==> run.sh <==
#!/bin/bash
# the make line also repeats each setting of config.mk as NAME=value (left out here)
make -C /OpenROAD-flow-scripts/flow DESIGN_CONFIG=/design/flow/config.mk WORK_HOME=/design/flow/orfs CLKGATE_MAP_FILE= finish
==> config.mk <==
export PLATFORM = sky130hd
export DESIGN_NAME = LASER
export DESIGN_NICKNAME = LASER
export VERILOG_FILES = /design/flow/design.v
export SDC_FILE = /design/flow/constraint.sdc
export NUM_CORES = 4
export LEC_CHECK = 0
export CAP_MARGIN = 0
export CORE_MARGIN = 2
export CORE_UTILIZATION = 72
export CTS_CLUSTER_DIAMETER = 362
export CTS_CLUSTER_SIZE = 18
export PLACE_DENSITY_LB_ADDON = 0.0
export SETUP_SLACK_MARGIN = -0.35
export SLEW_MARGIN = 30
export TNS_END_PERCENT = 50
==> constraint.sdc <==
create_clock -name core_clock -period 3.43 [get_ports {CLK}]
set_input_delay 0.6860 -clock core_clock [delete_from_list [all_inputs] [get_ports {CLK}]]
set_output_delay 0.6860 -clock core_clock [all_outputs]
set_load 0.01 [all_outputs]
==> design.v <==
module LASER (
input CLK,
input RST,
input [3:0] X,
input [3:0] Y,
output reg [3:0] C1X,
output reg [3:0] C1Y,
output reg [3:0] C2X,
output reg [3:0] C2Y,
output reg DONE);
parameter LFSR_WIDTH = 10;
parameter [LFSR_WIDTH-1:0] threshold = 10'd150;
reg [LFSR_WIDTH-1:0] q;  
wire feedback;  
assign feedback = q[9] ^ q[6];
always @(posedge CLK) begin
    if (RST)
        q <= 10'h1;  
    else
        q <= {q[LFSR_WIDTH-2:0], feedback};  
end
wire [3:0] step;
assign step = (q[5])? 4'b0001: 4'b0010;   
reg [1:0] current_state;
reg [1:0] next_state;
parameter  INIT = 0;
parameter READ = 1;
parameter WALK = 2;
parameter OUTPUT = 3;
reg [5:0] cover_prev;  
reg [5:0] cover_current;  
reg [5:0] cover_max;  
reg [5:0] cnt;  
reg [3:0] corX [39:0];  
reg [3:0] corY [39:0];
reg [3:0] x1, y1, x2, y2;  
reg [3:0] tmpX1, tmpY1, tmpX2, tmpY2; 
reg [3:0] dx1, dy1, dx2, dy2;
reg [19:0] round;  
parameter MAX_ROUND = 20'd2000;
parameter [5:0] LAST = 6'd41;  
always @(posedge CLK) begin
  if (current_state == INIT) begin
    corX[cnt] <= X;
    corY[cnt] <= Y;
  end
  if (current_state == READ || next_state == READ) begin
    corX[cnt] <= X;
    corY[cnt] <= Y;
  end
end
always @(*) begin
  if (cnt == 6'd0 || cnt == LAST || next_state == READ || RST) begin
    dx1 = 4'd0; dy1 = 4'd0;
    dx2 = 4'd0; dy2 = 4'd0;
  end
  else if (next_state == WALK) begin
    dx1 = (tmpX1 > corX[cnt-6'd1])? tmpX1 - corX[cnt-6'd1] : corX[cnt-6'd1] - tmpX1;
    dy1 = (tmpY1 > corY[cnt-6'd1])? tmpY1 - corY[cnt-6'd1] : corY[cnt-6'd1] - tmpY1;
    dx2 = (tmpX2 > corX[cnt-6'd1])? tmpX2 - corX[cnt-6'd1] : corX[cnt-6'd1] - tmpX2;
    dy2 = (tmpY2 > corY[cnt-6'd1])? tmpY2 - corY[cnt-6'd1] : corY[cnt-6'd1] - tmpY2;
  end
  else begin
    dx1 = 4'd0; dy1 = 4'd0;
    dx2 = 4'd0; dy2 = 4'd0;
  end
end
always @(posedge CLK) begin
  if (RST)
    current_state <= INIT;
  else
    current_state <= next_state;
end
always @(*) begin
  case (current_state)
    INIT:
      next_state = (RST)? INIT: READ;
    READ:
      next_state = (cnt == 6'd39)? WALK: READ;
    WALK:  
      next_state = (round == MAX_ROUND)? OUTPUT: WALK;
    OUTPUT:
      next_state = INIT;
    default:
      next_state = INIT;
  endcase
end
always @(posedge CLK) begin
  if (RST)
    round <= 0;
  else if (current_state == OUTPUT)
    round <= 0;
  else if (current_state == WALK) begin
    if (cnt == LAST)
      round <= round + 1;
  end
end
always @(posedge CLK) begin
  if (RST) begin
    tmpX2 <= 4'd7; 
  end
  else if (current_state == OUTPUT) begin
    tmpX2 <= 4'd7;
  end
  else if (current_state == WALK && cnt == 6'd0) begin  
    if (q[5]) tmpX2 <= (x2+step < 16)? x2+step : 15; 
    else      tmpX2 <= (x2 > step) ? x2-step : 0;  
  end
end
always @(posedge CLK) begin
  if (RST) begin
    tmpY2 <= 4'd7;
  end
  else if (current_state == OUTPUT) begin
    tmpY2 <= 4'd7;
  end
  else if (current_state == WALK && cnt == 6'd0) begin  
    if (q[9]) tmpY2 <= (y2+step < 16)? y2+step : 15;
    else      tmpY2 <= (y2 > step)? y2-step : 0;  
  end
end
always @(posedge CLK) begin
  if (RST) begin
    tmpX1 <= 4'd7;
  end
  else if (current_state == OUTPUT) begin
    tmpX1 <= 4'd7;
  end
  else if (current_state == WALK && cnt == 6'd0) begin  
    if (q[0]) tmpX1 <= (x1+step < 16)? x1+step : 15;  
    else      tmpX1 <= (x1 > step)? x1-step : 0; 
  end
end
always @(posedge CLK) begin
  if (RST) begin
    tmpY1 <= 4'd7;
  end
  else if (current_state == OUTPUT) begin
    tmpY1 <= 4'd7;
  end
  else if (current_state == WALK && cnt == 6'd0) begin  
    if (q[3]) tmpY1 <= (y1+step < 16)? y1+step : 15; 
    else      tmpY1 <= (y1 > step)? y1-step : 0;  
  end
end
always @(posedge CLK) begin
  if (RST) begin
    x1 <= 4'd0; y1 <= 4'd0;
    x2 <= 4'd8; y2 <= 4'd8;
  end
  else if (current_state == OUTPUT) begin
    x1 <= 4'd0; y1 <= 4'd0;
    x2 <= 4'd8; y2 <= 4'd8;
  end
  else if (current_state == WALK) begin
    if (cnt == LAST) begin
      if(cover_current > cover_prev) begin
        x1 <= tmpX1; y1 <= tmpY1;
        x2 <= tmpX2; y2 <= tmpY2;
      end
      else begin  
        if (q < threshold) begin  
          x1 <= tmpX1; y1 <= tmpY1;
          x2 <= tmpX2; y2 <= tmpY2;
        end
      end
    end
  end
end
always @(posedge CLK) begin
  if (RST)
    cover_prev <= 6'd0;
  else if (current_state == OUTPUT)
    cover_prev <= 6'd0;
  else if (current_state == WALK) begin
    if(cnt == LAST) begin  
      if(cover_current > cover_prev)
        cover_prev <= cover_current;
      else begin  
        if (q < threshold)   
          cover_prev <= cover_current;
      end
    end
  end
end
always @(posedge CLK) begin
  if(RST)
    cover_current <= 6'd0;
  else if(next_state == OUTPUT)   
    cover_current <= 6'd0;
  else if(current_state == WALK) begin
    if(cnt > 0) begin
      if (cnt == LAST)
        cover_current <= 6'd0;
      else begin
        cover_current <= cover_current +
        ((dx1 + dy1 <= 4) || (dx1 == 3 && dy1 == 2) || (dx1 == 2 && dy1 == 3) ||
         (dx2 + dy2 <= 4) || (dx2 == 3 && dy2 == 2) || (dx2 == 2 && dy2 == 3));        
      end
    end
    else 
      cover_current <= 6'd0;
  end
  else
    cover_current <= 6'd0;
end
always @(posedge CLK) begin
  if(RST)
    cover_max <= 6'd0;
  else if(current_state == WALK) begin
    if(cnt == LAST) begin  
      if(cover_current > cover_max)
        cover_max <= cover_current;
    end
  end
  else if(current_state == OUTPUT)
    cover_max <= 0;
  else
    cover_max <= 0;
end
always @(posedge CLK) begin
  if (RST)
    cnt <= 0;
  else if (current_state == OUTPUT || next_state == OUTPUT)
    cnt <= 0;
  else if (next_state == READ)  
    cnt <= cnt + 1;
  else if (current_state == WALK) begin
      cnt <= (cnt == LAST)? 0: cnt+1;
  end
  else
    cnt <= 0;
end
always @(posedge CLK) begin
  if (RST) begin
    C1X <= 4'd7; C1Y <= 4'd7;
    C2X <= 4'd7; C2Y <= 4'd7;
  end
  else if (current_state == WALK) begin
    if(cnt == LAST) begin
      if(cover_current > cover_max) begin
        C1X <= tmpX1; C1Y <= tmpY1;
        C2X <= tmpX2; C2Y <= tmpY2;
      end
    end
  end
end
always @(posedge CLK) begin
  if(RST)
    DONE <= 1'b0;
  else if (next_state == OUTPUT)
    DONE <= 1'b1;
  else
    DONE <= 1'b0;
end
endmodule
==> flow_summary_export.csv, run 1 <==
group,metric,value,unit
run_status,run_status,"complete, but fails checks",
run_status,so.violations,"setup timing",
pwr,gate_power_share,22.9,%
sta,rsz0062_at_grt,"yes",
floorplanning,top_level_port_count,27,
sta,max_clock_freq,0.1711,GHz
drt,postRouteWirelength,58530,um
cts,cts-root-to-sink-buffers,3,
critical_path,startpoint_kind_of_the_worst_setup_timing_path,"register",
pwr,vdd_ir_drop_max,0.6385,mV
pwr,clock_power_share,28.2,%
critical_path,crit_required,3.90,ns
logic_synthesis,postSynth.asyncResetShare,0,%
grt,global_route.usage.met1,49.32,%
placement,hpwl,32030,um
grt,grt_antenna_before_repair,4,
placement,preCtsSetupSlack,-2.279,ns
critical_path,critPathMostFrequentCell,"buf_12",
grt,grt_use_met3,6.182,%
sta,setup-tns-final,-13.82,ns
worst_hold_path,worst_hold_startpoint,"cover_prev[1]",
pwr,cellLeakagePower,8.340,nW
critical_path,worst_setup_path_endpoint,"cover_current[4]",
run,max-cap-violations,0,
run,warnings,53,
pwr,top_power_group,"registers",
cts,cts.htree.levels,1,
grt,globalRouteMet2Util,67.03,%
cts,cts_tree,"yes",
logic_synthesis,number_of_enable_type_register_cells_in_the_synthesized_netlist,320,
sta,maxSlewViolCount,0,
worst_hold_path,min_path_cells,2,
critical_path,setup.worst_path.end_class,"register",
pwr,relative_contribution_of_sequential_cells_to_total_power,48.9,%
grt,globalRoute.busiestLayer,"met2",
logic_synthesis,synth_cell_types,78,
floorplanning,die.size.x,168.2,um
critical_path,crit_arrival,6.32,ns
critical_path,buf_inv_stages_crit_path,6,
floorplanning,fp-utilization,72.59,%
sta,normalized_max_slew_margin,44.84,%
pwr,power_density,499.0,nW/um2
cts,clockRootBuffer,"clkbuf_16",
floorplanning,fp.dieH,168.2,um
logic_synthesis,synth.yosys.chip_area,19400,um2
logic_synthesis,synth_largest_type_area_fraction,49.53,%
pwr,power_attributed_to_combinational_cells,0.00262,W
critical_path,regToRegSetupSlack,-2.42,ns
floorplanning,placeableCoreArea,26730,um2
grt,globalRoute.totalOverflow,0,
pwr,power_report.internal_total,0.008283,W
floorplanning,die_area,28270,um2
grt,grt_pass1_vias,13390,
pwr,sequentialPower,0.00561,W
logic_synthesis,synth-warning-count,1,
critical_path,r2r_cells,28,
worst_hold_path,worstHoldPathType,"register to register",
logic_synthesis,syn_area_per_cell,14.12,um2
cts,insertion_delay,0.60,ns
sta,tightestPinTransition,0.8249,ns
grt,grt_pass1_wl,82070,um
critical_path,setup.worst_path.start,"cnt[0]",
logic_synthesis,ys.flop_type,"edfxtp_1",
drt,vias,13895,
sta,finalHoldViolations,0,
logic_synthesis,synth-simple-area-share,9.119,%
logic_synthesis,ys_sh_mux,12.25,%
critical_path,worst_r2r_startpoint,"cnt[0]",
critical_path,slowest_stage,"mux4_2",
sta,min_period_over_period,170.4,%
logic_synthesis,yosys.area.top_type,"edfxtp_1",
logic_synthesis,yosys_register_bits,427,
grt,pin_count_of_the_biggest_net_entering_global_routing,46,
final_layout,fill_cells,1153,
logic_synthesis,syn_area,19400,um2
logic_synthesis,yosys.area_share.adder,6.501,%
drt,avgViaCountPerCell,7.115,
drt,route.detailed.drc,0,
critical_path,timing.critical_path.fanout_max,5,
critical_path,cpPeakStageDelay,0.52,ns
pwr,fin_total_pwr,0.01146,W
logic_synthesis,yosys_cells,1374,
drt,dr.first_iter.drc_count,2076,
critical_path,critical_path_depth,28,
final_layout,num-nets-final,1702,
pwr,switching_power,0.003177,W
cts,tritoncts.num_buffers,27,
logic_synthesis,synth_logic_family,"multiplexers",
logic_synthesis,postSynthCellCount,1374,
sta,postLayoutSetupSlackWorst,-2.416,ns
floorplanning,number_of_cell_rows,60,
critical_path,critPathKind,"register to register",
critical_path,reg2reg_to,"cover_current[4]",
logic_synthesis,synth_nets,1474,
worst_hold_path,min_to,"cover_prev[1]",
pwr,sw_frac_of_total,27.72,%
logic_synthesis,synthAoiAreaFrac,6.875,%
logic_synthesis,most_common_cell,"edfxtp_1",
drt,firstDrtPassIters,17,
sta,finalWorstPathRequiredPeriod,5.846,ns
placement,io_buffers,26,
final_layout,syn_to_final_growth,18.37,%
logic_synthesis,synthTopCellsByCount,"edfxtp_1 (320), nor2_1 (144), dfxtp_1 (107)",
drt,wl_per_cell,29.97,um
sta,timing.clock.skew,0.02432,ns
pwr,pg_clk,0.00323,W
sta,setup_viol,6,
placement,gp_congestion,0.8969,
logic_synthesis,top_cells_by_area,"edfxtp_1 (50%), mux4_2 (11%), dfxtp_1 (11%)",
cts,clkSinkCount,427,
logic_synthesis,yosys.area_share.xor_xnor,1.890,%
critical_path,kind_of_cell_adding_the_most_delay_to_the_critical_path,"adder cells",
grt,all_layer_global_routing_usage,39.57,%
drt,detail-route-antenna-nets,0,
logic_synthesis,seq_area_frac_synth,60.57,%
cts,path_clk_slew,0.09,ns
## through the flow
step                      utilization, %  instance area [um2]  std cells  hold WS (ns)
after floorplan                        -                19620       1374        0.4317
after global placement             81.14                21680       1887        0.4457
after detailed placement           81.14                21680       1887        0.4588
after CTS                          85.48                22850       1947        0.4702
after global routing               85.90                22960       1950        0.4743
final                              85.93                22970       1953        0.4665
## metal layers
layer | share of wire, % | wire (um) | up-vias
met5 | 0.022 | 13 | -
met1 | 32 | 18510 | 6560
met2 | 48 | 28210 | 1315
met4 | 8.7 | 5110 | 2
met3 | 11 | 6683 | 385
li1 | - | - | 5633
## timing repair
item / in CTS / in global routing
hold buffers: 0 / 0
pin swaps: 18 / 12
cloned: 2 / 0
endpoints found under the setup margin: 6 / 6
buffers inserted: 22 / 3
resized: 40 / 20
## final cells by class
| class | instances | area (um2) | area share [%] |
|---|---|---|---|
| clock buffers | 34 | 701.9 | 3.056 |
| flip-flops and latches | 427 | 11760 | 51.20 |
| repair buffers | 266 | 2311 | 10.06 |
| clock inverters | 2 | 27.53 | 0.1199 |
| well taps | 341 | 426.7 | 1.858 |
| multi-input cells | 819 | 7498 | 32.65 |
| diodes | 3 | 7.507 | 0.03269 |
| inverters | 61 | 234.0 | 1.019 |
==> inputs of run 2 (changes only) <==
- CAP_MARGIN: 0 -> 35
- CORE_UTILIZATION: 72 -> 68
- CTS_CLUSTER_DIAMETER: 362 -> unset
- CTS_CLUSTER_SIZE: 18 -> unset
- HOLD_SLACK_MARGIN: unset -> 0.29
- PLACE_DENSITY_LB_ADDON: 0.0 -> unset
- SETUP_SLACK_MARGIN: -0.35 -> -0.37
- SLEW_MARGIN: 30 -> 20
- TNS_END_PERCENT: 50 -> unset
- clock period: 3.43 -> 4.0 ns (I/O delays scaled with it)
==> run 2 against run 1 <==
Global-route usage is 5.4 points lower. Critical endpoint unchanged. Core utilization is 2.1 points lower. Highest routed layer is now met4. Synthesized area stayed put. Synthesized cell count stayed put. Die size is 5.7% higher. Still fails the layout checks on setup timing. Flip-flop count stayed put. Critical path depth is 2 lower. Power is 2.8% lower. Cell count is 2.2% higher. Largest cell class unchanged. Via count is 5.0% lower. First-iteration DRC count is 16% lower. Non-clock buffer count is 31 lower.
==> flow_summary_export.csv, run 2 <==
group,metric,value,unit
critical_path,timing.critical_path.fanout_max,10,
logic_synthesis,postSynth.asyncResetShare,0,%
logic_synthesis,postSynthCellCount,1374,
logic_synthesis,synthTopCellsByCount,"edfxtp_1 (320), nor2_1 (144), dfxtp_1 (107)",
sta,setup_viol,6,
floorplanning,die_area,29900,um2
logic_synthesis,synth-warning-count,1,
cts,path_clk_slew,0.07,ns
critical_path,crit_arrival,6.23,ns
sta,timing.clock.skew,0.01577,ns
critical_path,setup.worst_path.start,"cnt[0]",
grt,grt_antenna_before_repair,0,
pwr,sw_frac_of_total,25.81,%
run,max-cap-violations,0,
drt,route.detailed.drc,0,
critical_path,reg2reg_to,"cover_current[4]",
drt,vias,13196,
drt,wl_per_cell,26.54,um
floorplanning,fp.dieH,172.9,um
critical_path,critical_path_depth,26,
cts,clkSinkCount,427,
sta,tightestPinTransition,0.8777,ns
logic_synthesis,seq_area_frac_synth,60.57,%
worst_hold_path,worstHoldPathType,"register to register",
pwr,switching_power,0.002874,W
pwr,pg_clk,0.00407,W
grt,grt_pass1_vias,13275,
logic_synthesis,synth_cell_types,78,
grt,globalRoute.totalOverflow,0,
floorplanning,die.size.x,172.9,um
logic_synthesis,top_cells_by_area,"edfxtp_1 (50%), mux4_2 (11%), dfxtp_1 (11%)",
pwr,cellLeakagePower,8.500,nW
worst_hold_path,worst_hold_startpoint,"cover_prev[1]",
critical_path,cpPeakStageDelay,0.57,ns
logic_synthesis,yosys.area_share.adder,6.501,%
sta,normalized_max_slew_margin,41.49,%
sta,rsz0062_at_grt,"yes",
logic_synthesis,synth.yosys.chip_area,19400,um2
pwr,relative_contribution_of_sequential_cells_to_total_power,43.2,%
pwr,top_power_group,"registers",
sta,min_period_over_period,145.1,%
sta,max_clock_freq,0.1723,GHz
grt,grt_pass1_wl,77570,um
logic_synthesis,yosys_register_bits,427,
critical_path,crit_required,4.42,ns
drt,detail-route-antenna-nets,0,
logic_synthesis,synthAoiAreaFrac,6.875,%
critical_path,worst_r2r_startpoint,"cnt[0]",
logic_synthesis,syn_area,19400,um2
floorplanning,number_of_cell_rows,61,
drt,firstDrtPassIters,7,
cts,clockRootBuffer,"clkbuf_16",
pwr,sequentialPower,0.00481,W
floorplanning,fp-utilization,69.45,%
logic_synthesis,yosys.area.top_type,"edfxtp_1",
drt,dr.first_iter.drc_count,1737,
sta,maxSlewViolCount,0,
logic_synthesis,number_of_enable_type_register_cells_in_the_synthesized_netlist,320,
drt,postRouteWirelength,52940,um
floorplanning,top_level_port_count,27,
grt,pin_count_of_the_biggest_net_entering_global_routing,46,
pwr,power_attributed_to_combinational_cells,0.00225,W
placement,preCtsSetupSlack,-1.733,ns
cts,insertion_delay,0.54,ns
pwr,vdd_ir_drop_max,0.6142,mV
sta,finalHoldViolations,0,
cts,cts_tree,"yes",
logic_synthesis,yosys.area_share.xor_xnor,1.890,%
placement,dp_cells,1893,
floorplanning,placeableCoreArea,27930,um2
logic_synthesis,synth_largest_type_area_fraction,49.53,%
pwr,gate_power_share,20.2,%
pwr,fin_total_pwr,0.01113,W
final_layout,fill_cells,1394,
sta,postLayoutSetupSlackWorst,-1.804,ns
worst_hold_path,min_path_cells,2,
drt,antenna_cells,0,
pwr,power_report.internal_total,0.008260,W
cts,tritoncts.num_buffers,42,
cts,cts-root-to-sink-buffers,3,
critical_path,slowest_stage,"mux4_2",
drt,avgViaCountPerCell,6.615,
placement,gp_congestion,0.8672,
run_status,so.violations,"setup timing",
run_status,run_status,"complete, but fails checks",
placement,hpwl,31070,um
logic_synthesis,synth_nets,1474,
worst_hold_path,min_to,"cover_prev[1]",
sta,finalWorstPathRequiredPeriod,5.804,ns
final_layout,layout.cells.non_filler,1995,
logic_synthesis,synth_logic_family,"multiplexers",
final_layout,syn_to_final_growth,20.70,%
critical_path,critPathKind,"register to register",
pwr,power_density,475.5,nW/um2
placement,io_buffers,26,
critical_path,r2r_cells,26,
logic_synthesis,syn_area_per_cell,14.12,um2
cts,cts.htree.levels,2,
final_layout,final_core_utilization,83.83,%
pwr,clock_power_share,36.6,%
final_layout,num-nets-final,1686,
grt,all_layer_global_routing_usage,34.13,%
critical_path,setup.worst_path.end_class,"register",
logic_synthesis,yosys_cells,1374,
critical_path,buf_inv_stages_crit_path,5,
logic_synthesis,synth-simple-area-share,9.119,%
run,warnings,55,
logic_synthesis,ys.flop_type,"edfxtp_1",
critical_path,worst_setup_path_endpoint,"cover_current[4]",
critical_path,regToRegSetupSlack,-1.80,ns
critical_path,startpoint_kind_of_the_worst_setup_timing_path,"register",
logic_synthesis,most_common_cell,"edfxtp_1",
critical_path,kind_of_cell_adding_the_most_delay_to_the_critical_path,"AND-OR/OR-AND gates",
logic_synthesis,ys_sh_mux,12.25,%
run 2: timing repair:
item / 4_1_cts / 5_1_grt
setup buffers: 13 / 16
hold buffers: 0 / 0
gates resized: 32 / 39
endpoints found under the setup margin: 6 / 6
pin swaps: 17 / 16
cloned: 1 / 0
run 2: per-stage QoR:
stage	TNS (ns)	cell area (um2)	hold WS [ns]
6_report	-10.16	23420	0.4650
5_1_grt	-11.87	23420	0.4876
4_1_cts	-9.501	23140	0.4652
3_5_place_dp	-9.771	21490	0.4552
3_3_place_gp	-9.047	21490	0.4469
2_1_floorplan	-9.263	19620	0.4317
run 2: area by class of cell:
class                      instances  area, um2  area share (%)
clock buffer                      60       1212           5.178
clock inverter                    15      180.2          0.7694
inverter                          61      231.5          0.9885
multi-input combinational        819       7526           32.14
sequential                       427      11760           50.20
tap                              378      473.0           2.020
timing repair buffer             235       2038           8.704
run 2: per-layer routing:
layer | up-vias | routed length (um) | global-route usage [%]
met1 | 6516 | 18690 | 42.83
met4 | 0 | 3069 | 15.18
met3 | 217 | 4590 | 5.519
li1 | 5625 | - | -
met5 | - | 0 | 0
met2 | 838 | 26600 | 59.10
==> inputs of run 3 (changes only) <==
- CAP_MARGIN: 35 -> 0
- CORE_UTILIZATION: 68 -> 72
- CTS_CLUSTER_DIAMETER: unset -> 362
- CTS_CLUSTER_SIZE: unset -> 18
- HOLD_SLACK_MARGIN: 0.29 -> unset
- PLACE_DENSITY_LB_ADDON: unset -> 0.0
- SETUP_SLACK_MARGIN: -0.37 -> 1.16
- SLEW_MARGIN: 20 -> 30
- clock period: 4.0 -> 4.45 ns (I/O delays scaled with it)
==> run 3 against run 2 <==
The layout still fails its checks (setup timing). Design area fell by 3.1%. Clock-buffer cell count is 14 lower. Core utilization rose by 1.1 points. Cell count shrank 6.1%. Die size shrank 5.4%. Power is 19% lower. Flip-flop count unchanged. Largest cell class unchanged. Largest power group unchanged.
==> flow_summary_export.csv, run 3 <==
group,metric,value,unit
critical_path,slowest_stage,"mux4_2",
pwr,power_density,396.4,nW/um2
sta,tightestPinTransition,1.007,ns
critical_path,r2r_cells,28,
placement,dp_cells,1787,
pwr,clock_power_share,28.6,%
sta,setup_viol,6,
critical_path,startpoint_kind_of_the_worst_setup_timing_path,"register",
pwr,sequentialPower,0.00432,W
logic_synthesis,synth_largest_type_area_fraction,49.53,%
critical_path,timing.critical_path.fanout_max,5,
logic_synthesis,yosys.area_share.xor_xnor,1.890,%
logic_synthesis,postSynth.asyncResetShare,0,%
critical_path,worst_r2r_startpoint,"cnt[0]",
final_layout,fill_cells,1212,
cts,path_clk_slew,0.08,ns
logic_synthesis,postSynthCellCount,1374,
sta,maxSlewViolCount,0,
pwr,top_power_group,"registers",
logic_synthesis,number_of_enable_type_register_cells_in_the_synthesized_netlist,320,
cts,cts-hold-fix-buffers,0,
logic_synthesis,ys_sh_mux,12.25,%
final_layout,layout.cells.non_filler,1873,
pwr,power_report.internal_total,0.006462,W
logic_synthesis,seq_area_frac_synth,60.57,%
run,max-cap-violations,0,
cts,clkSinkCount,427,
logic_synthesis,synth_logic_family,"multiplexers",
worst_hold_path,worstHoldPathType,"register to register",
cts,cts.htree.levels,1,
worst_hold_path,min_to,"current_state[2]",
critical_path,setup.worst_path.end_class,"register",
sta,finalHoldViolations,0,
logic_synthesis,synth-warning-count,1,
sta,postLayoutSetupSlackWorst,-1.344,ns
pwr,gate_power_share,23.4,%
grt,grt_pass1_wl,83060,um
grt,all_layer_global_routing_usage,40.08,%
drt,firstDrtPassIters,6,
logic_synthesis,synth.yosys.chip_area,19400,um2
critical_path,regToRegSetupSlack,-1.34,ns
logic_synthesis,most_common_cell,"edfxtp_1",
final_layout,syn_to_final_growth,16.94,%
floorplanning,die.size.x,168.2,um
critical_path,kind_of_cell_adding_the_most_delay_to_the_critical_path,"multiplexers",
critical_path,reg2reg_to,"cover_current[4]",
grt,pin_count_of_the_biggest_net_entering_global_routing,46,
logic_synthesis,yosys_register_bits,427,
floorplanning,fp.dieH,168.2,um
final_layout,multiInputGateArea,7750,um2
logic_synthesis,syn_area,19400,um2
critical_path,critPathMostFrequentCell,"buf_4",
critical_path,worst_setup_path_endpoint,"cover_current[4]",
logic_synthesis,yosys.area_share.adder,6.501,%
critical_path,setup.worst_path.start,"cnt[0]",
final_layout,final_core_utilization,84.89,%
sta,min_period_over_period,130.2,%
run_status,run_status,"complete, but fails checks",
placement,gp_congestion,0.9155,
cts,insertion_delay,0.61,ns
pwr,switching_power,0.002531,W
drt,detail-route-antenna-nets,0,
drt,vias,13425,
worst_hold_path,min_path_cells,2,
sta,max_clock_freq,0.1726,GHz
floorplanning,fp-utilization,72.59,%
logic_synthesis,synthTopCellsByCount,"edfxtp_1 (320), nor2_1 (144), dfxtp_1 (107)",
pwr,vdd_ir_drop_max,0.6343,mV
floorplanning,top_level_port_count,27,
cts,clockRootBuffer,"clkbuf_16",
sta,whs,0.4697,ns
drt,avgViaCountPerCell,7.168,
placement,dpl_cell_area,20900,um2
critical_path,critical_path_depth,28,
drt,route.detailed.drc,0,
placement,io_buffers,26,
sta,setup-tns-final,-7.453,ns
floorplanning,die_area,28270,um2
logic_synthesis,syn_area_per_cell,14.12,um2
drt,postRouteWirelength,58060,um
pwr,relative_contribution_of_sequential_cells_to_total_power,48.0,%
critical_path,crit_arrival,6.26,ns
final_layout,final_cell_area,22690,um2
critical_path,crit_required,4.92,ns
logic_synthesis,yosys.area.top_type,"edfxtp_1",
sta,normalized_max_slew_margin,32.82,%
logic_synthesis,top_cells_by_area,"edfxtp_1 (50%), mux4_2 (11%), dfxtp_1 (11%)",
run_status,so.violations,"setup timing",
logic_synthesis,synth-simple-area-share,9.119,%
pwr,cellLeakagePower,7.927,nW
cts,tritoncts.num_buffers,27,
grt,grt_antenna_before_repair,1,
worst_hold_path,worst_hold_startpoint,"current_state[0]",
pwr,sw_frac_of_total,28.14,%
run,warnings,55,
critical_path,buf_inv_stages_crit_path,5,
pwr,pg_clk,0.00257,W
drt,dr.first_iter.drc_count,1790,
sta,rsz0062_at_grt,"yes",
logic_synthesis,synth_cell_types,78,
logic_synthesis,ys.flop_type,"edfxtp_1",
cts,cts-root-to-sink-buffers,3,
drt,wl_per_cell,31.00,um
floorplanning,number_of_cell_rows,60,
logic_synthesis,synthAoiAreaFrac,6.875,%
placement,hpwl,32380,um
grt,grt_pass1_vias,13080,
cts,cts_tree,"yes",
sta,timing.clock.skew,0.03964,ns
grt,globalRoute.totalOverflow,0,
logic_synthesis,synth_nets,1474,
floorplanning,placeableCoreArea,26730,um2
final_layout,num-nets-final,1612,
pwr,power_attributed_to_combinational_cells,0.00210,W
final_layout,regArea,11760,um2
critical_path,cpPeakStageDelay,0.62,ns
critical_path,critPathKind,"register to register",
logic_synthesis,yosys_cells,1374,
sta,finalWorstPathRequiredPeriod,5.794,ns
[run 3: per-layer routing]
metal / vias up / part of all wire, % / global-route usage (%)
met3: 286 / 12 / 8.322
met4: 2 / 7.7 / 21.78
met5: - / 0.019 / 0
li1: 5478 / - / -
met1: 6484 / 33 / 49.41
met2: 1175 / 47 / 67.45
[run 3: through the flow]
stage          power [W]  worst slack (ns)
6_report        0.008993            -1.344
5_1_grt         0.009162            -1.527
4_1_cts         0.008645            -1.156
3_5_place_dp    0.006025            -1.195
3_3_place_gp    0.005979            -1.084
2_1_floorplan   0.005397            -1.196
[run 3: timing repair]
item | in CTS | in global routing
gates resized | 65 | 62
cloned | 5 | 2
endpoints found under the setup margin | 46 | 209
pin swaps | 24 | 24
buffers inserted | 8 | 22
[run 3: cell type report]
type	instances	share of cell area, %
Antenna cell	1	0.01103
Clock buffer	46	3.293
Sequential cell	427	51.82
Inverter	61	1.037
Tap cell	341	1.881
Clock inverter	2	0.1213
Timing Repair Buffer	176	7.677
Multi-Input combinational cell	819	34.16
==> inputs of run 4 (changes only) <==
- CAP_MARGIN: 0 -> 20
- CORE_UTILIZATION: 72 -> 40
- CTS_CLUSTER_DIAMETER: 362 -> unset
- CTS_CLUSTER_SIZE: 18 -> unset
- PLACE_DENSITY_LB_ADDON: 0.0 -> unset
- SETUP_SLACK_MARGIN: 1.16 -> 0.66
- SLEW_MARGIN: 30 -> 20
- clock period: 4.45 -> 5.86 ns (I/O delays scaled with it)
==> run 4 against run 3 <==
The run now finishes clean. First-iteration DRC count is 43% lower. Die size grew 78%. Worst hold slack worse by 0.012 ns. Wire length decreased by 22%. Flip-flop count stayed put. Clock skew decreased by 0.027 ns. Design area increased by 1.2%. Clock power up 12%. Synthesized cell count unchanged. Synthesized area unchanged. Critical endpoint unchanged. Largest cell class unchanged.
==> flow_summary_export.csv, run 4 <==
group,metric,value,unit
grt,grt_pass1_wl,70100,um
worst_hold_path,worst_hold_startpoint,"current_state[0]",
drt,wl_per_cell,21.37,um
critical_path,critical_path_depth,27,
logic_synthesis,yosys.area_share.xor_xnor,1.890,%
pwr,sw_frac_of_total,25.19,%
drt,antenna_cells,0,
critical_path,r2r_cells,27,
floorplanning,number_of_cell_rows,80,
cts,clockRootBuffer,"clkbuf_16",
run,warnings,53,
sta,normalized_max_slew_margin,31.21,%
logic_synthesis,ys_sh_mux,12.25,%
logic_synthesis,postSynth.asyncResetShare,0,%
sta,setup_viol,0,
sta,maxSlewViolCount,0,
logic_synthesis,postSynthCellCount,1374,
critical_path,crit_arrival,6.07,ns
worst_hold_path,min_to,"current_state[2]",
pwr,fin_total_pwr,0.007488,W
critical_path,reg2reg_to,"cover_current[4]",
pwr,power_density,326.3,nW/um2
worst_hold_path,min_path_cells,2,
grt,all_layer_global_routing_usage,18.36,%
cts,cts-hold-fix-buffers,0,
pwr,relative_contribution_of_sequential_cells_to_total_power,43.8,%
placement,hpwl,30120,um
pwr,sequentialPower,0.00328,W
logic_synthesis,synth_logic_family,"multiplexers",
sta,finalWorstPathRequiredPeriod,5.620,ns
grt,grt_use_met3,4.285,%
cts,cts_tree,"yes",
worst_hold_path,worstHoldPathType,"register to register",
pwr,gate_power_share,17.6,%
drt,vias,11795,
pwr,clock_power_share,38.5,%
pwr,pg_clk,0.00289,W
grt,global_route.usage.met1,25.03,%
drt,dr.first_iter.drc_count,1022,
drt,avgViaCountPerCell,5.561,
sta,max_clock_freq,0.1779,GHz
floorplanning,top_level_port_count,27,
logic_synthesis,top_cells_by_area,"edfxtp_1 (50%), mux4_2 (11%), dfxtp_1 (11%)",
critical_path,timing.critical_path.fanout_max,8,
cts,tritoncts.num_buffers,45,
final_layout,layout.cells.non_filler,2121,
logic_synthesis,number_of_enable_type_register_cells_in_the_synthesized_netlist,320,
critical_path,startpoint_kind_of_the_worst_setup_timing_path,"register",
grt,globalRoute.totalOverflow,0,
sta,whs,0.4578,ns
pwr,power_report.internal_total,0.005602,W
critical_path,slowest_stage,"mux4_2",
critical_path,setup.worst_path.start,"cnt[0]",
logic_synthesis,most_common_cell,"edfxtp_1",
logic_synthesis,yosys.area_share.adder,6.501,%
final_layout,num-nets-final,1570,
logic_synthesis,seq_area_frac_synth,60.57,%
logic_synthesis,synth-simple-area-share,9.119,%
sta,rsz0062_at_grt,"yes",
floorplanning,die_area,50280,um2
cts,clkSinkCount,427,
critical_path,worst_r2r_startpoint,"cnt[0]",
critical_path,cpPeakStageDelay,0.55,ns
sta,min_period_over_period,95.91,%
final_layout,final_cell_area,22950,um2
placement,gp_congestion,0.8566,
pwr,top_power_group,"registers",
grt,pin_count_of_the_biggest_net_entering_global_routing,46,
logic_synthesis,yosys.area.top_type,"edfxtp_1",
floorplanning,fp.dieH,224.2,um
logic_synthesis,yosys_cells,1374,
logic_synthesis,syn_area,19400,um2
critical_path,regToRegSetupSlack,0.24,ns
placement,io_buffers,26,
grt,grt_antenna_before_repair,0,
logic_synthesis,synthAoiAreaFrac,6.875,%
sta,timing.clock.skew,0.01286,ns
logic_synthesis,synth_largest_type_area_fraction,49.53,%
drt,route.detailed.drc,0,
cts,path_clk_slew,0.06,ns
final_layout,fill_cells,4064,
placement,dpl_cell_area,20780,um2
critical_path,buf_inv_stages_crit_path,5,
final_layout,syn_to_final_growth,18.30,%
grt,grt_pass1_vias,11626,
floorplanning,fp-utilization,40.55,%
pwr,switching_power,0.001886,W
drt,postRouteWirelength,45320,um
grt,globalRoute.busiestLayer,"met2",
sta,tightestPinTransition,1.028,ns
floorplanning,placeableCoreArea,47850,um2
cts,insertion_delay,0.57,ns
pwr,power_attributed_to_combinational_cells,0.00132,W
logic_synthesis,yosys_register_bits,427,
critical_path,critPathKind,"register to register",
sta,setup-tns-final,0,ns
logic_synthesis,synth_nets,1474,
critical_path,kind_of_cell_adding_the_most_delay_to_the_critical_path,"adder cells",
sta,finalHoldViolations,0,
logic_synthesis,ys.flop_type,"edfxtp_1",
grt,globalRouteMet2Util,30.14,%
cts,cts.htree.levels,2,
placement,dp_cells,1997,
logic_synthesis,synth.yosys.chip_area,19400,um2
pwr,cellLeakagePower,7.984,nW
pwr,vdd_ir_drop_max,0.2565,mV
floorplanning,die.size.x,224.2,um
critical_path,worst_setup_path_endpoint,"cover_current[4]",
logic_synthesis,synth_cell_types,78,
logic_synthesis,synthTopCellsByCount,"edfxtp_1 (320), nor2_1 (144), dfxtp_1 (107)",
drt,firstDrtPassIters,5,
run_status,run_status,"complete, no violations",
logic_synthesis,synth-warning-count,1,
cts,cts-root-to-sink-buffers,3,
drt,detail-route-antenna-nets,0,
critical_path,setup.worst_path.end_class,"register",
critical_path,crit_required,6.31,ns
logic_synthesis,syn_area_per_cell,14.12,um2
run,max-cap-violations,0,
run 4: area by class of cell:
class / instances / area, um2 / area share, %
Inverter: 61 / 231.5 / 1.009
Clock buffer: 50 / 1187 / 5.174
Multi-Input combinational cell: 819 / 7425 / 32.35
Clock inverter: 33 / 319.1 / 1.390
Timing Repair Buffer: 116 / 1262 / 5.501
Tap cell: 615 / 769.5 / 3.353
Sequential cell: 427 / 11760 / 51.22
run 4: metal layers:
layer | vias to the layer above | part of all wire [%]
li1 | 5416 | -
met1 | 5979 | 44
met2 | 345 | 48
met3 | 55 | 6.5
met4 | 0 | 1.5
met5 | - | 0
run 4: metrics by stage:
| step | util (%) | setup WS [ns] |
|---|---|---|
| 6_report | 47.97 | 0.2396 |
| 5_1_grt | 47.97 | 0.02840 |
| 4_1_cts | 47.56 | 0.2793 |
| 3_5_place_dp | 43.44 | 0.1085 |
| 3_3_place_gp | 43.44 | 0.1427 |
| 2_1_floorplan | - | 0.2141 |
run 4: repair_timing:
action | in CTS | in global routing
gates cloned | 5 | 0
setup endpoints to repair | 6 | 6
resized | 42 | 16
buffers inserted | 19 | 17
pin swaps | 20 | 20
==> inputs of run 5 (changes only) <==
- ABC_AREA: unset -> 0
- CAP_MARGIN: 20 -> 10
- CELL_PAD_IN_SITES_DETAIL_PLACEMENT: unset -> 2
- CELL_PAD_IN_SITES_GLOBAL_PLACEMENT: unset -> 1
- CORE_ASPECT_RATIO: unset -> 1.37
- CORE_UTILIZATION: 40 -> 49
- GPL_ROUTABILITY_DRIVEN: unset -> 0
- MIN_ROUTING_LAYER: unset -> met2
- PLACE_DENSITY: unset -> 0.53
- SETUP_SLACK_MARGIN: 0.66 -> -0.31
- SLEW_MARGIN: 20 -> 15
- clock period: 5.86 -> 8.03 ns (I/O delays scaled with it)
==> run 5 against run 4 <==
Worst hold slack better by 0.0079 ns. Combinational power down 41%. Wire length up 22%.
==> flow_summary_export.csv, run 5 <==
group,metric,value,unit
run_status,run_status,"complete, no violations",
pwr,relative_contribution_of_sequential_cells_to_total_power,47.1,%
critical_path,worst_r2r_startpoint,"cnt[0]",
logic_synthesis,yosys.area_share.xor_xnor,1.890,%
logic_synthesis,synth_logic_family,"multiplexers",
logic_synthesis,number_of_enable_type_register_cells_in_the_synthesized_netlist,320,
sta,rsz0062_at_grt,"no",
worst_hold_path,min_to,"cover_prev[2]",
critical_path,crit_arrival,7.69,ns
drt,detail-route-antenna-nets,0,
drt,vias,15854,
grt,grt_pass1_vias,18875,
placement,hpwl,37160,um
pwr,power_attributed_to_combinational_cells,0.000782,W
cts,path_clk_slew,0.06,ns
critical_path,crit_required,8.47,ns
worst_hold_path,min_path_cells,2,
sta,finalWorstPathRequiredPeriod,7.252,ns
floorplanning,fp-utilization,49.57,%
worst_hold_path,worst_hold_startpoint,"cover_prev[2]",
pwr,vdd_ir_drop_max,0.2108,mV
pwr,cellLeakagePower,7.429,nW
critical_path,critPathMostFrequentCell,"ha_1",
cts,cts-hold-fix-buffers,0,
floorplanning,top_level_port_count,27,
final_layout,fill_cells,3574,
drt,avgViaCountPerCell,8.118,
grt,all_layer_global_routing_usage,40.23,%
floorplanning,die.size.x,174,um
critical_path,regToRegSetupSlack,0.78,ns
pwr,pg_clk,0.00192,W
pwr,switching_power,0.001360,W
critical_path,slowest_stage,"ha_4",
drt,route.detailed.drc,0,
logic_synthesis,yosys_register_bits,427,
final_layout,num-nets-final,1501,
logic_synthesis,synthAoiAreaFrac,6.875,%
logic_synthesis,synthTopCellsByCount,"edfxtp_1 (320), nor2_1 (144), dfxtp_1 (107)",
logic_synthesis,yosys_cells,1374,
logic_synthesis,syn_area_per_cell,14.12,um2
cts,insertion_delay,0.57,ns
pwr,top_power_group,"registers",
final_layout,regArea,11760,um2
pwr,clock_power_share,37.6,%
grt,globalRoute.totalOverflow,0,
logic_synthesis,synth_largest_type_area_fraction,49.53,%
cts,postCtsResizedCells,0,
run,warnings,52,
floorplanning,number_of_cell_rows,85,
critical_path,critPathKind,"register to register",
floorplanning,placeableCoreArea,39140,um2
critical_path,timing.critical_path.fanout_max,42,
placement,dpl_cell_area,20250,um2
logic_synthesis,top_cells_by_area,"edfxtp_1 (50%), mux4_2 (11%), dfxtp_1 (11%)",
sta,timing.clock.skew,0.02015,ns
logic_synthesis,synth.yosys.chip_area,19400,um2
cts,cts.htree.levels,2,
grt,pin_count_of_the_biggest_net_entering_global_routing,73,
drt,met3_length,19270,um
logic_synthesis,seq_area_frac_synth,60.57,%
drt,wl_per_cell,28.23,um
cts,cts-root-to-sink-buffers,3,
final_layout,syn_to_final_growth,11.01,%
drt,firstDrtPassIters,7,
sta,tightestPinTransition,1.096,ns
pwr,power_density,236.8,nW/um2
sta,finalHoldViolations,0,
critical_path,setup.worst_path.end_class,"register",
critical_path,setup.worst_path.start,"cnt[0]",
final_layout,final_cell_area,21540,um2
cts,clockRootBuffer,"clkbuf_16",
logic_synthesis,synth-simple-area-share,9.119,%
pwr,sw_frac_of_total,26.68,%
critical_path,reg2reg_to,"cover_current[4]",
pwr,power_report.internal_total,0.003739,W
floorplanning,die_area,41220,um2
logic_synthesis,synth_nets,1474,
logic_synthesis,most_common_cell,"edfxtp_1",
logic_synthesis,synth-warning-count,1,
logic_synthesis,postSynth.asyncResetShare,0,%
sta,setup-tns-final,0,ns
logic_synthesis,synth_cell_types,78,
drt,antenna_cells,0,
grt,grt_antenna_before_repair,0,
logic_synthesis,syn_area,19400,um2
logic_synthesis,ys_sh_mux,12.25,%
drt,postRouteWirelength,55140,um
floorplanning,fp.dieH,236.9,um
critical_path,buf_inv_stages_crit_path,2,
sta,maxSlewViolCount,0,
sta,normalized_max_slew_margin,26.91,%
cts,cts_tree,"yes",
critical_path,worst_setup_path_endpoint,"cover_current[4]",
run,max-cap-violations,0,
critical_path,r2r_cells,25,
placement,io_buffers,26,
critical_path,kind_of_cell_adding_the_most_delay_to_the_critical_path,"adder cells",
logic_synthesis,yosys.area_share.adder,6.501,%
sta,setup_viol,0,
critical_path,startpoint_kind_of_the_worst_setup_timing_path,"register",
grt,grt_pass1_wl,83770,um
drt,met1Wirelength,0,um
pwr,gate_power_share,15.3,%
drt,dr.first_iter.drc_count,2743,
worst_hold_path,worstHoldPathType,"register to register",
drt,wl_met2,30670,um
sta,min_period_over_period,90.31,%
cts,cts_setup_buffers,0,
critical_path,cpPeakStageDelay,0.66,ns
logic_synthesis,yosys.area.top_type,"edfxtp_1",
logic_synthesis,postSynthCellCount,1374,
critical_path,critical_path_depth,25,
final_layout,multiInputGateArea,7157,um2
drt,dr.max_layer_used,"met5",
cts,clkSinkCount,427,
logic_synthesis,ys.flop_type,"edfxtp_1",
sta,max_clock_freq,0.1379,GHz
pwr,sequentialPower,0.00240,W
cts,tritoncts.num_buffers,43,
==> run 5: layer usage <==
metal / vias to the layer above / global-route usage (%)
li1: 5220 / -
met1: 5401 / -
met2: 4759 / 55.06
met3: 470 / 44.20
met4: 4 / 10.16
met5: - / 5.000
==> run 5: area by class of cell <==
class	count	area share (%)
Clock buffer	53	5.316
Clock inverter	22	0.6507
Inverter	61	1.063
Multi-Input combinational cell	819	33.23
Sequential cell	427	54.58
Tap cell	522	3.033
Timing Repair Buffer	49	2.126
==> run 5: per-stage QoR <==
stage	cells	total power (W)	setup WS, ns	util (%)	hold slack [ns]
2_1_floorplan	1374	0.002945	1.510	-	0.4317
3_3_place_gp	1878	0.003176	1.147	51.75	0.4404
3_5_place_dp	1878	0.003209	0.8887	51.75	0.4642
4_1_cts	1953	0.005085	0.8395	55.03	0.4733
5_1_grt	1953	0.005252	0.2447	55.03	0.4951
6_report	1953	0.005099	0.7778	55.03	0.4657
==> inputs of run 6 (changes only) <==
- CAP_MARGIN: 10 -> 20
- CELL_PAD_IN_SITES_DETAIL_PLACEMENT: 2 -> unset
- CELL_PAD_IN_SITES_GLOBAL_PLACEMENT: 1 -> 0
- CORE_ASPECT_RATIO: 1.37 -> 1.04
- CORE_UTILIZATION: 49 -> 72
- CTS_CLUSTER_SIZE: unset -> 22
- GPL_ROUTABILITY_DRIVEN: 0 -> unset
- MIN_ROUTING_LAYER: met2 -> met1
- PLACE_DENSITY: 0.53 -> 0.64
- clock period: 8.03 -> 3.25 ns (I/O delays scaled with it)
==> run 6 against run 5 <==
Synthesized cell count unchanged. Flip-flop count unchanged. Clock skew up 0.015 ns. Critical endpoint unchanged. Power rose to 3.0 times the previous value. Design area up 12%. Cell count up 4.0%. The layout now fails its checks (setup timing). Core utilization up 36 points.
==> flow_summary_export.csv, run 6 <==
group,metric,value,unit
pwr,gate_power_share,24.7,%
logic_synthesis,ys.flop_type,"edfxtp_1",
critical_path,critical_path_depth,28,
sta,rsz0062_at_grt,"yes",
floorplanning,top_level_port_count,27,
sta,finalWorstPathRequiredPeriod,6.490,ns
drt,wl_per_cell,38.63,um
placement,io_buffers,26,
sta,max_clock_freq,0.1541,GHz
worst_hold_path,min_path_cells,2,
sta,tightestPinTransition,1.309,ns
logic_synthesis,synth_cell_types,78,
floorplanning,die.size.x,165.0,um
critical_path,regToRegSetupSlack,-3.24,ns
drt,dr.first_iter.drc_count,3564,
logic_synthesis,yosys_cells,1374,
placement,preCtsSetupSlack,-2.590,ns
placement,gp_congestion,0.9055,
grt,globalRoute.totalOverflow,0,
cts,tritoncts.num_buffers,43,
final_layout,fill_cells,820,
logic_synthesis,synth-warning-count,1,
sta,postLayoutSetupSlackWorst,-3.240,ns
sta,whs,0.4629,ns
drt,firstDrtPassIters,19,
logic_synthesis,postSynth.asyncResetShare,0,%
final_layout,syn_to_final_growth,24.80,%
critical_path,startpoint_kind_of_the_worst_setup_timing_path,"register",
run_status,so.violations,"setup timing",
pwr,top_power_group,"registers",
floorplanning,fp.dieH,171.4,um
logic_synthesis,synthTopCellsByCount,"edfxtp_1 (320), nor2_1 (144), dfxtp_1 (107)",
critical_path,buf_inv_stages_crit_path,4,
drt,route.detailed.drc,0,
worst_hold_path,worst_hold_startpoint,"cover_prev[4]",
worst_hold_path,min_to,"cover_prev[4]",
sta,setup_viol,71,
worst_hold_path,worstHoldPathType,"register to register",
cts,path_clk_slew,0.08,ns
floorplanning,number_of_cell_rows,61,
logic_synthesis,yosys.area.top_type,"edfxtp_1",
logic_synthesis,syn_area,19400,um2
pwr,power_attributed_to_combinational_cells,0.00379,W
pwr,cellLeakagePower,8.893,nW
cts,cts-root-to-sink-buffers,3,
cts,cts-hold-fix-buffers,0,
critical_path,kind_of_cell_adding_the_most_delay_to_the_critical_path,"simple AND/OR/NAND/NOR gates",
placement,dpl_cell_area,21790,um2
run_status,run_status,"complete, but fails checks",
cts,clkSinkCount,427,
drt,postRouteWirelength,78470,um
placement,hpwl,34310,um
grt,all_layer_global_routing_usage,50.78,%
floorplanning,die_area,28280,um2
logic_synthesis,most_common_cell,"edfxtp_1",
sta,timing.clock.skew,0.03477,ns
logic_synthesis,synth_largest_type_area_fraction,49.53,%
logic_synthesis,synth.yosys.chip_area,19400,um2
logic_synthesis,postSynthCellCount,1374,
logic_synthesis,synth_nets,1474,
cts,cts.htree.levels,2,
pwr,sequentialPower,0.00593,W
cts,insertion_delay,0.57,ns
grt,grt_pass1_vias,14954,
pwr,switching_power,0.004537,W
floorplanning,placeableCoreArea,26640,um2
final_layout,multiInputGateArea,7702,um2
critical_path,r2r_cells,28,
critical_path,crit_required,3.68,ns
drt,detail-route-antenna-nets,0,
critical_path,setup.worst_path.start,"cnt[0]",
logic_synthesis,yosys.area_share.adder,6.501,%
logic_synthesis,top_cells_by_area,"edfxtp_1 (50%), mux4_2 (11%), dfxtp_1 (11%)",
sta,maxSlewViolCount,0,
critical_path,setup.worst_path.end_class,"register",
cts,cts_tree,"yes",
logic_synthesis,seq_area_frac_synth,60.57,%
critical_path,reg2reg_to,"cover_current[4]",
pwr,sw_frac_of_total,29.59,%
sta,min_period_over_period,199.7,%
pwr,pg_clk,0.00561,W
logic_synthesis,synth-simple-area-share,9.119,%
critical_path,timing.critical_path.fanout_max,5,
final_layout,final_cell_area,24210,um2
logic_synthesis,synth_logic_family,"multiplexers",
critical_path,worst_r2r_startpoint,"cnt[0]",
critical_path,critPathKind,"register to register",
pwr,power_report.internal_total,0.01080,W
critical_path,crit_arrival,6.92,ns
logic_synthesis,yosys.area_share.xor_xnor,1.890,%
logic_synthesis,number_of_enable_type_register_cells_in_the_synthesized_netlist,320,
grt,grt_antenna_before_repair,11,
run,max-cap-violations,0,
sta,normalized_max_slew_margin,12.49,%
grt,pin_count_of_the_biggest_net_entering_global_routing,46,
sta,finalHoldViolations,0,
pwr,clock_power_share,36.6,%
drt,vias,16483,
pwr,fin_total_pwr,0.01533,W
critical_path,worst_setup_path_endpoint,"cover_current[4]",
logic_synthesis,ys_sh_mux,12.25,%
drt,avgViaCountPerCell,8.116,
critical_path,cpPeakStageDelay,0.56,ns
sta,setup-tns-final,-27.66,ns
pwr,relative_contribution_of_sequential_cells_to_total_power,38.7,%
run,warnings,55,
final_layout,regArea,11760,um2
grt,grt_pass1_wl,100800,um
final_layout,num-nets-final,1745,
floorplanning,fp-utilization,72.84,%
pwr,power_density,633.3,nW/um2
critical_path,slowest_stage,"mux4_2",
cts,clockRootBuffer,"clkbuf_16",
logic_synthesis,yosys_register_bits,427,
logic_synthesis,synthAoiAreaFrac,6.875,%
pwr,vdd_ir_drop_max,0.7542,mV
logic_synthesis,syn_area_per_cell,14.12,um2
==> run 6: per-layer routing <==
metal	track usage, %	vias up	wire [um]
li1	-	5753	-
met1	59.84	7501	21580
met2	78.50	2337	32950
met3	17.00	880	13150
met4	36.94	12	10610
met5	0	-	181
==> run 6: layout make-up <==
type	count	share of cell area (%)
Tap cell	346	1.788
Inverter	61	0.9663
Sequential cell	427	48.57
Clock inverter	22	1.550
Multi-Input combinational cell	819	31.81
Antenna cell	7	0.07234
Clock buffer	56	4.733
Timing Repair Buffer	293	10.51
==> run 6: what timing repair did <==
item,CTS,global route
gates cloned,3,0
endpoints found under the setup margin,6,6
gates resized,39,69
pin swaps,17,37
buffers inserted,26,19
==> run 6: stage by stage <==
stage,util (%),std cells
floorplan,-,1374
global placement,81.81,1902
detailed placement,81.81,1902
CTS,89.26,2009
global route,90.85,2025
finish,90.90,2031
==> inputs of run 7 (changes only) <==
- ABC_AREA: 0 -> unset
- CELL_PAD_IN_SITES_GLOBAL_PLACEMENT: 0 -> 1
- CORE_ASPECT_RATIO: 1.04 -> 1.05
- CORE_UTILIZATION: 72 -> 28
- CTS_CLUSTER_DIAMETER: unset -> 21
- CTS_CLUSTER_SIZE: 22 -> unset
- GPL_ROUTABILITY_DRIVEN: unset -> 1
- HOLD_SLACK_MARGIN: unset -> 0.15
- MAX_ROUTING_LAYER: unset -> met4
- MIN_ROUTING_LAYER: met1 -> unset
- PLACE_DENSITY: 0.64 -> unset
- SETUP_SLACK_MARGIN: -0.31 -> unset
- SLEW_MARGIN: 15 -> 20
- clock period: 3.25 -> 3.79 ns (I/O delays scaled with it)
==> run 7 against run 6 <==
Still fails the layout checks on setup timing. Synthesized cell count stayed put. Sequential power is 14% lower. Critical path depth is 1 lower. Sequential share of layout area is 6.3 points lower. Register-to-register slack better by 1.4 ns. Maximum frequency is 16% higher. Critical endpoint unchanged.
==> flow_summary_export.csv, run 7 <==
group,metric,value,unit
run_status,run_status,"complete, but fails checks",
run_status,so.violations,"setup timing",
drt,postRouteWirelength,52230,um
placement,dp_cells,2462,
grt,grt_pass1_wl,81190,um
grt,all_layer_global_routing_usage,15.54,%
logic_synthesis,yosys.area_share.adder,6.501,%
drt,avgViaCountPerCell,4.713,
pwr,power_density,662.4,nW/um2
critical_path,critPathKind,"register to register",
logic_synthesis,synth_largest_type_area_fraction,49.53,%
logic_synthesis,syn_area,19400,um2
grt,globalRoute.totalOverflow,0,
worst_hold_path,min_path_cells,2,
logic_synthesis,synth_cell_types,78,
pwr,clock_power_share,58.4,%
grt,global_route.usage.met1,19.76,%
critical_path,buf_inv_stages_crit_path,5,
drt,wl_per_cell,19.08,um
pwr,power_report.internal_total,0.01393,W
critical_path,critical_path_depth,27,
pwr,cellLeakagePower,10.34,nW
cts,cts_tree,"yes",
final_layout,layout.cells.non_filler,2737,
critical_path,reg2reg_to,"cover_current[4]",
final_layout,final_cell_area,27830,um2
sta,min_period_over_period,148.1,%
drt,antenna_cells,0,
logic_synthesis,synth-warning-count,1,
floorplanning,die_area,71410,um2
worst_hold_path,min_to,"current_state[2]",
logic_synthesis,synth.yosys.chip_area,19400,um2
grt,grt_pass1_vias,13567,
sta,tightestPinTransition,0.8858,ns
grt,globalRoute.busiestLayer,"met2",
critical_path,setup.worst_path.start,"cnt[0]",
cts,path_clk_slew,0.04,ns
floorplanning,die.size.x,260.9,um
critical_path,crit_required,4.37,ns
pwr,gate_power_share,14.0,%
sta,timing.clock.skew,0.04744,ns
floorplanning,number_of_cell_rows,98,
worst_hold_path,worst_hold_startpoint,"current_state[0]",
pwr,sequentialPower,0.00510,W
drt,detail-route-antenna-nets,0,
critical_path,r2r_cells,27,
grt,globalRouteMet2Util,24.45,%
sta,finalWorstPathRequiredPeriod,5.614,ns
worst_hold_path,worstHoldPathType,"register to register",
final_layout,syn_to_final_growth,43.45,%
critical_path,worst_setup_path_endpoint,"cover_current[4]",
final_layout,final_core_utilization,40.75,%
sta,normalized_max_slew_margin,40.95,%
logic_synthesis,syn_area_per_cell,14.12,um2
floorplanning,fp-utilization,28.41,%
grt,pin_count_of_the_biggest_net_entering_global_routing,46,
sta,whs,0.4506,ns
floorplanning,placeableCoreArea,68300,um2
placement,dpl_cell_area,22520,um2
sta,postLayoutSetupSlackWorst,-1.824,ns
pwr,switching_power,0.004501,W
critical_path,timing.critical_path.fanout_max,6,
logic_synthesis,synth_logic_family,"multiplexers",
pwr,relative_contribution_of_sequential_cells_to_total_power,27.7,%
pwr,pg_clk,0.0108,W
placement,gp_congestion,0.8336,
logic_synthesis,postSynthCellCount,1374,
logic_synthesis,ys_sh_mux,12.25,%
drt,route.detailed.drc,0,
pwr,sw_frac_of_total,24.41,%
critical_path,slowest_stage,"mux4_2",
placement,io_buffers,26,
critical_path,setup.worst_path.end_class,"register",
cts,clockRootBuffer,"clkbuf_16",
sta,rsz0062_at_grt,"yes",
logic_synthesis,number_of_enable_type_register_cells_in_the_synthesized_netlist,320,
sta,maxSlewViolCount,0,
logic_synthesis,postSynth.asyncResetShare,0,%
cts,cts-root-to-sink-buffers,3,
critical_path,regToRegSetupSlack,-1.82,ns
logic_synthesis,ys.flop_type,"edfxtp_1",
placement,hpwl,34130,um
cts,cts-hold-fix-buffers,0,
logic_synthesis,seq_area_frac_synth,60.57,%
critical_path,cpPeakStageDelay,0.53,ns
drt,vias,12900,
grt,grt_antenna_before_repair,1,
logic_synthesis,yosys.area_share.xor_xnor,1.890,%
sta,setup_viol,6,
pwr,top_power_group,"the clock network",
critical_path,kind_of_cell_adding_the_most_delay_to_the_critical_path,"adder cells",
pwr,fin_total_pwr,0.01844,W
logic_synthesis,synth_nets,1474,
logic_synthesis,yosys_register_bits,427,
cts,tritoncts.num_buffers,137,
floorplanning,top_level_port_count,27,
logic_synthesis,top_cells_by_area,"edfxtp_1 (50%), mux4_2 (11%), dfxtp_1 (11%)",
logic_synthesis,most_common_cell,"edfxtp_1",
pwr,vdd_ir_drop_max,0.3517,mV
critical_path,worst_r2r_startpoint,"cnt[0]",
sta,max_clock_freq,0.1781,GHz
final_layout,fill_cells,6224,
pwr,power_attributed_to_combinational_cells,0.00257,W
drt,dr.first_iter.drc_count,827,
run,warnings,53,
logic_synthesis,yosys_cells,1374,
drt,firstDrtPassIters,4,
grt,grt_use_met3,3.611,%
logic_synthesis,synth-simple-area-share,9.119,%
cts,cts.htree.levels,4,
critical_path,startpoint_kind_of_the_worst_setup_timing_path,"register",
final_layout,num-nets-final,1829,
cts,clkSinkCount,427,
run,max-cap-violations,0,
floorplanning,fp.dieH,273.7,um
logic_synthesis,yosys.area.top_type,"edfxtp_1",
logic_synthesis,synthAoiAreaFrac,6.875,%
critical_path,crit_arrival,6.19,ns
cts,insertion_delay,0.70,ns
sta,finalHoldViolations,0,
logic_synthesis,synthTopCellsByCount,"edfxtp_1 (320), nor2_1 (144), dfxtp_1 (107)",
==> run 7: cell type report <==
cell class	count	area [um2]	area share, %
Sequential cell	427	11760	42.24
Multi-Input combinational cell	819	7661	27.53
Clock buffer	178	3722	13.37
Timing Repair Buffer	283	2505	9.000
Tap cell	900	1126	4.046
Clock inverter	69	830.8	2.985
Inverter	61	231.5	0.8317
==> run 7: layer usage <==
layer | vias to the layer above | routed length [um]
li1 | 6001 | -
met1 | 6510 | 23400
met2 | 311 | 25340
met3 | 78 | 2604
met4 | 0 | 878
met5 | - | 0
==> run 7: metrics by stage <==
stage | worst slack, ns | setup TNS (ns)
floorplan | -1.856 | -10.52
global placement | -1.948 | -10.97
detailed placement | -1.959 | -11.11
CTS | -1.801 | -10.10
global route | -2.030 | -11.45
finish | -1.824 | -10.20
==> run 7: repair_timing <==
item                       4_1_cts  5_1_grt
gates resized                   62       39
setup buffers                   18       10
pin swaps                       27       37
gates cloned                     4        0
setup endpoints to repair        6        6
==> inputs of run 8 (changes only) <==
- ABC_AREA: unset -> 1
- CAP_MARGIN: 20 -> 30
- CELL_PAD_IN_SITES_GLOBAL_PLACEMENT: 1 -> unset
- CORE_ASPECT_RATIO: 1.05 -> unset
- CORE_MARGIN: 2 -> 10
- CORE_UTILIZATION: 28 -> 22
- CTS_CLUSTER_DIAMETER: 21 -> unset
- CTS_CLUSTER_SIZE: unset -> 56
- GPL_ROUTABILITY_DRIVEN: 1 -> unset
- HOLD_SLACK_MARGIN: 0.15 -> unset
- MAX_ROUTING_LAYER: met4 -> unset
- PLACE_DENSITY: unset -> 0.92
- SETUP_SLACK_MARGIN: unset -> 0.11
- clock period: 3.79 -> 8.0 ns (I/O delays scaled with it)
==> run 8 against run 7 <==
Now clean on timing, DRC and antenna. Synthesized cell count rose by 41%. First-iteration DRC count rose by 140%. Non-clock buffer count fell by 238. Clock-buffer cell count fell by 127. Cell count rose by 15%. Power fell by 73%. Flip-flop count did not move. Critical endpoint is now cover_current[5]. Highest routed layer is now met5.
==> flow_summary_export.csv, run 8 <==
group,metric,value,unit
run_status,run_status,"complete, no violations",
sta,min_period_over_period,81.60,%
sta,tightestPinTransition,0.9845,ns
sta,max_clock_freq,0.1532,GHz
drt,vias,14911,
pwr,vdd_ir_drop_max,0.1815,mV
logic_synthesis,synth_largest_type_area_fraction,48.11,%
cts,tritoncts.num_buffers,40,
floorplanning,fp.dieH,321.3,um
drt,firstDrtPassIters,9,
drt,detail-route-antenna-nets,0,
critical_path,startpoint_kind_of_the_worst_setup_timing_path,"register",
critical_path,critical_path_depth,28,
logic_synthesis,yosys.area_share.adder,6.315,%
cts,postCtsResizedCells,0,
logic_synthesis,synth_logic_family,"simple AND/OR/NAND/NOR gates",
logic_synthesis,synth_nets,2040,
logic_synthesis,synth-warning-count,1,
floorplanning,die_area,103200,um2
cts,cts_setup_buffers,0,
cts,insertion_delay,0.58,ns
worst_hold_path,min_path_cells,2,
critical_path,crit_required,8.49,ns
logic_synthesis,synthAoiAreaFrac,13.27,%
drt,dr.first_iter.drc_count,2023,
worst_hold_path,worstHoldPathType,"register to register",
drt,antenna_cells,0,
logic_synthesis,seq_area_frac_synth,58.84,%
run,warnings,50,
drt,wl_per_cell,15.76,um
critical_path,buf_inv_stages_crit_path,3,
final_layout,layout.cells.non_filler,3143,
floorplanning,die.size.x,321.3,um
logic_synthesis,number_of_enable_type_register_cells_in_the_synthesized_netlist,320,
grt,grt_pass1_wl,77070,um
placement,dp_cells,3071,
pwr,relative_contribution_of_sequential_cells_to_total_power,47.4,%
critical_path,setup.worst_path.start,"cnt[0]",
sta,rsz0062_at_grt,"no",
critical_path,setup.worst_path.end_class,"register",
pwr,power_report.internal_total,0.003695,W
pwr,gate_power_share,14.4,%
logic_synthesis,postSynthCellCount,1940,
logic_synthesis,top_cells_by_area,"edfxtp_1 (48%), dfxtp_1 (11%), nand2_1 (5.1%)",
grt,grt_antenna_before_repair,1,
critical_path,cpPeakStageDelay,0.77,ns
grt,all_layer_global_routing_usage,9.094,%
grt,globalRoute.totalOverflow,0,
floorplanning,fp-utilization,22.19,%
logic_synthesis,ys_sh_mux,0,%
placement,io_buffers,26,
critical_path,kind_of_cell_adding_the_most_delay_to_the_critical_path,"AND-OR/OR-AND gates",
cts,path_clk_slew,0.06,ns
drt,route.detailed.drc,0,
worst_hold_path,worst_hold_startpoint,"q[4]",
logic_synthesis,syn_area,19970,um2
grt,pin_count_of_the_biggest_net_entering_global_routing,97,
cts,cts_tree,"yes",
grt,grt_pass1_vias,14322,
critical_path,critPathMostFrequentCell,"nand3_1",
floorplanning,top_level_port_count,27,
logic_synthesis,syn_area_per_cell,10.30,um2
pwr,pg_clk,0.00193,W
placement,gp_congestion,0.8862,
logic_synthesis,yosys_register_bits,427,
logic_synthesis,yosys.area.top_type,"edfxtp_1",
cts,cts.htree.levels,2,
cts,clkSinkCount,427,
critical_path,slowest_stage,"buf_4",
logic_synthesis,ys.flop_type,"edfxtp_1",
logic_synthesis,yosys.area_share.xor_xnor,1.272,%
critical_path,critPathKind,"register to register",
final_layout,fill_cells,9265,
worst_hold_path,min_to,"q[5]",
sta,setup_viol,0,
logic_synthesis,synthTopCellsByCount,"edfxtp_1 (320), nand2_1 (273), nor2_1 (245)",
pwr,sw_frac_of_total,26.89,%
pwr,switching_power,0.001359,W
floorplanning,placeableCoreArea,90010,um2
logic_synthesis,postSynth.asyncResetShare,0,%
pwr,power_attributed_to_combinational_cells,0.000728,W
sta,setup-tns-final,0,ns
critical_path,reg2reg_to,"cover_current[5]",
cts,clockRootBuffer,"clkbuf_16",
logic_synthesis,synth-simple-area-share,15.32,%
final_layout,regArea,11760,um2
critical_path,crit_arrival,7.02,ns
sta,finalWorstPathRequiredPeriod,6.528,ns
critical_path,r2r_cells,28,
pwr,power_density,221.7,nW/um2
logic_synthesis,synth_cell_types,56,
critical_path,worst_setup_path_endpoint,"cover_current[5]",
sta,timing.clock.skew,0.02682,ns
sta,normalized_max_slew_margin,34.13,%
sta,finalHoldViolations,0,
final_layout,syn_to_final_growth,14.15,%
critical_path,regToRegSetupSlack,1.47,ns
drt,avgViaCountPerCell,4.744,
floorplanning,number_of_cell_rows,110,
logic_synthesis,most_common_cell,"edfxtp_1",
pwr,cellLeakagePower,8.188,nW
cts,cts-root-to-sink-buffers,3,
cts,cts-hold-fix-buffers,0,
drt,postRouteWirelength,49520,um
run,max-cap-violations,0,
placement,hpwl,31270,um
pwr,clock_power_share,38.2,%
logic_synthesis,yosys_cells,1940,
sta,maxSlewViolCount,0,
critical_path,timing.critical_path.fanout_max,91,
final_layout,multiInputGateArea,7239,um2
final_layout,num-nets-final,2037,
logic_synthesis,synth.yosys.chip_area,19970,um2
pwr,sequentialPower,0.00240,W
pwr,top_power_group,"registers",
critical_path,worst_r2r_startpoint,"cnt[0]",
## run 8: metal layers
| layer | vias to the layer above | GRT usage [%] | wire, um |
|---|---|---|---|
| met4 | 2 | 2.885 | 1351 |
| met5 | - | 0 | 7 |
| met2 | 860 | 14.97 | 23390 |
| li1 | 6804 | - | - |
| met1 | 7118 | 11.67 | 19470 |
| met3 | 127 | 2.116 | 5300 |
## run 8: cell type report
class                      count  share of cell area (%)
sequential                   427                   51.56
multi-input combinational   1263                   31.75
tap                         1176                   6.454
clock buffer                  51                   4.703
inverter                     160                   2.651
timing repair buffer          45                   1.767
clock inverter                21                   1.109
## run 8: through the flow
step                utilization (%)  area (um2)  power (W)  hold WS (ns)  setup slack [ns]
floorplan                         -       19970   0.002937        0.4031             2.737
global placement              23.86       21470   0.003111        0.4073             1.911
detailed placement            23.86       21470   0.003139        0.4168             1.740
CTS                           25.33       22800   0.005051        0.4274             1.618
global route                  25.33       22800   0.005234        0.4380            0.9638
finish                        25.33       22800   0.005055        0.4285             1.472
Power and IR drop assume default switching activity.
